## top
module top(
    input logic         clk,
    input logic         SW,          
    input logic [63:0]  pattern,     
    output logic        _48b         
);
For scale: roughly 67 I/O pins, roughly 42000 sq um of cells after synthesis.
export LEC_CHECK = 0
export CAP_MARGIN = 20
export CORE_MARGIN = 2
export CORE_UTILIZATION = 68
export SETUP_SLACK_MARGIN = -0.26
export SLEW_MARGIN = 20
create_clock -name core_clock -period 4.48 [get_ports {clk}]
run.sh (not shown) runs the stock make flow with config.mk's settings and CLKGATE_MAP_FILE=.
The first run finished with setup timing left.
Next try:
CELL_PAD_IN_SITES_DETAIL_PLACEMENT = 1   (was unset)
CORE_ASPECT_RATIO = 0.56   (was unset)
CORE_UTILIZATION = 40   (was 68)
HOLD_SLACK_MARGIN = -0.01   (was unset)
SETUP_SLACK_MARGIN = unset   (was -0.26)
clock period = 10.0 ns   (was 4.48 ns; I/O delays follow)
This time the run finished with timing, DRC and antenna clean.
Global-route usage went down by 15 points.
Sequential cell count is unchanged.
Worst setup slack improves by 3600 ps.
Utilization went down by 47 points.
Via count went down by roughly a tenth.
First-iteration DRC count went down by a quarter to a third.
Next try:
ABC_AREA = 1   (was unset)
CAP_MARGIN = 5   (was 20)
CELL_PAD_IN_SITES_DETAIL_PLACEMENT = unset   (was 1)
CELL_PAD_IN_SITES_GLOBAL_PLACEMENT = 2   (was unset)
CORE_ASPECT_RATIO = 0.63   (was 0.56)
CTS_CLUSTER_SIZE = 41   (was unset)
GPL_ROUTABILITY_DRIVEN = 1   (was unset)
GPL_TIMING_DRIVEN = 1   (was unset)
HOLD_SLACK_MARGIN = 0.26   (was -0.01)
MIN_ROUTING_LAYER = met2   (was unset)
=> With this change the flow finished but failed the layout checks on DRC; maximum frequency came out higher by about a fifth; clock skew came out higher by 8.8 ps; worst setup slack improves by 1100 ps; wire length came out lower by a few percent; synthesized area came out lower slightly.
Next try:
CAP_MARGIN = 20   (was 5)
CELL_PAD_IN_SITES_GLOBAL_PLACEMENT = unset   (was 2)
CORE_ASPECT_RATIO = unset   (was 0.63)
GPL_ROUTABILITY_DRIVEN = 0   (was 1)
GPL_TIMING_DRIVEN = 0   (was 1)
MIN_ROUTING_LAYER = unset   (was met2)
What happened:
- The new run completed without violations
- worst hold slack gets worse by 12 ps
- setup slack loses 670 ps
- clock skew stays flat
- non-clock buffer count rose by 196
- die size hardly moves
- sequential share of layout area went down by 0.27 points
- core utilization rises by 1.1 points
- area after synthesis does not change
- global-route usage fell by 15 points
- via count came out lower by about 27%


Setup of delta:
Starting RTL as in the previous note.
clock: 5.0 ns
lec_check: 0
abc_area: 0
cap_margin: 20
core_aspect_ratio: 1.12
core_margin: 2
core_utilization: 71
cts_cluster_size: 34
gpl_timing_driven: 1
place_density: 0.64
slew_margin: 20
tns_end_percent: 30
delta had finished all stages when the layout checks came back failing, citing negative setup slack.
Setup changes, delta to fjord
==> flow/config.mk <==
export PLATFORM = sky130hd
export DESIGN_NAME = top
export DESIGN_NICKNAME = top
export VERILOG_FILES = /design/flow/design.v
export SDC_FILE = /design/flow/constraint.sdc
export NUM_CORES = 4
export LEC_CHECK = 0
export CAP_MARGIN = 20
export CORE_MARGIN = 2
export CORE_UTILIZATION = 71
export CTS_CLUSTER_SIZE = 54
export SLEW_MARGIN = 20
==> flow/constraint.sdc <==
create_clock -name core_clock -period 7.82 [get_ports {clk}]
set_input_delay 1.5640 -clock core_clock [delete_from_list [all_inputs] [get_ports {clk}]]
set_output_delay 1.5640 -clock core_clock [all_outputs]
set_load 0.01 [all_outputs]
[summary]
fjord: PASS, flow complete, no timing, DRC or antenna violations
On total global routing track utilization: between fjord and delta, it ends up lower for fjord.
| via count of the first global-routing pass | lower: fjord |
Part of the cycle the worst path needs, fjord and delta: smaller value in fjord
Modified inputs, indigo compared to fjord
-- flow/config.mk --
<<< fjord, line 8
export CAP_MARGIN = 20
export CORE_MARGIN = 2
export CORE_UTILIZATION = 71
export CTS_CLUSTER_SIZE = 54
export SLEW_MARGIN = 20
>>> indigo, line 8
export CAP_MARGIN = 20
export CORE_MARGIN = 2
export CORE_UTILIZATION = 40
export GPL_ROUTABILITY_DRIVEN = 0
export GPL_TIMING_DRIVEN = 0
export HOLD_SLACK_MARGIN = 0.26
export SLEW_MARGIN = 20
==> flow/constraint.sdc <==
create_clock -name core_clock -period 10.0 [get_ports {clk}]
set_input_delay 2.0000 -clock core_clock [delete_from_list [all_inputs] [get_ports {clk}]]
set_output_delay 2.0000 -clock core_clock [all_outputs]
set_load 0.01 [all_outputs]
Findings:
Higher share of cell area taken by flip-flops and latches goes to fjord over indigo. Per the comparison of indigo with fjord, count of vias placed by the detailed router climbed 6.4%, share of the clock period used by the worst path went down 1.7 points, worst hold slack roughly the same. u3.grid[116] as the beginning of the critical path was reported by fjord, and u3.grid[120] by indigo.
> inputs changed (indigo -> lagoon)
==> flow/config.mk <==
export PLATFORM = sky130hd
export DESIGN_NAME = top
export DESIGN_NICKNAME = top
export VERILOG_FILES = /design/flow/design.v
export SDC_FILE = /design/flow/constraint.sdc
export NUM_CORES = 4
export LEC_CHECK = 0
export CAP_MARGIN = 20
export CORE_MARGIN = 2
export CORE_UTILIZATION = 72
export PLACE_DENSITY = 0.66
export SETUP_SLACK_MARGIN = -0.26
export SLEW_MARGIN = 20
==> flow/constraint.sdc <==
create_clock -name core_clock -period 4.83 [get_ports {clk}]
set_input_delay 0.9660 -clock core_clock [delete_from_list [all_inputs] [get_ports {clk}]]
set_output_delay 0.9660 -clock core_clock [all_outputs]
set_load 0.01 [all_outputs]
Findings:
lagoon completed end to end; final checks failed (negative setup slack).
Taking indigo as the reference point, the met3 routed wirelength of lagoon falls by about 24%.
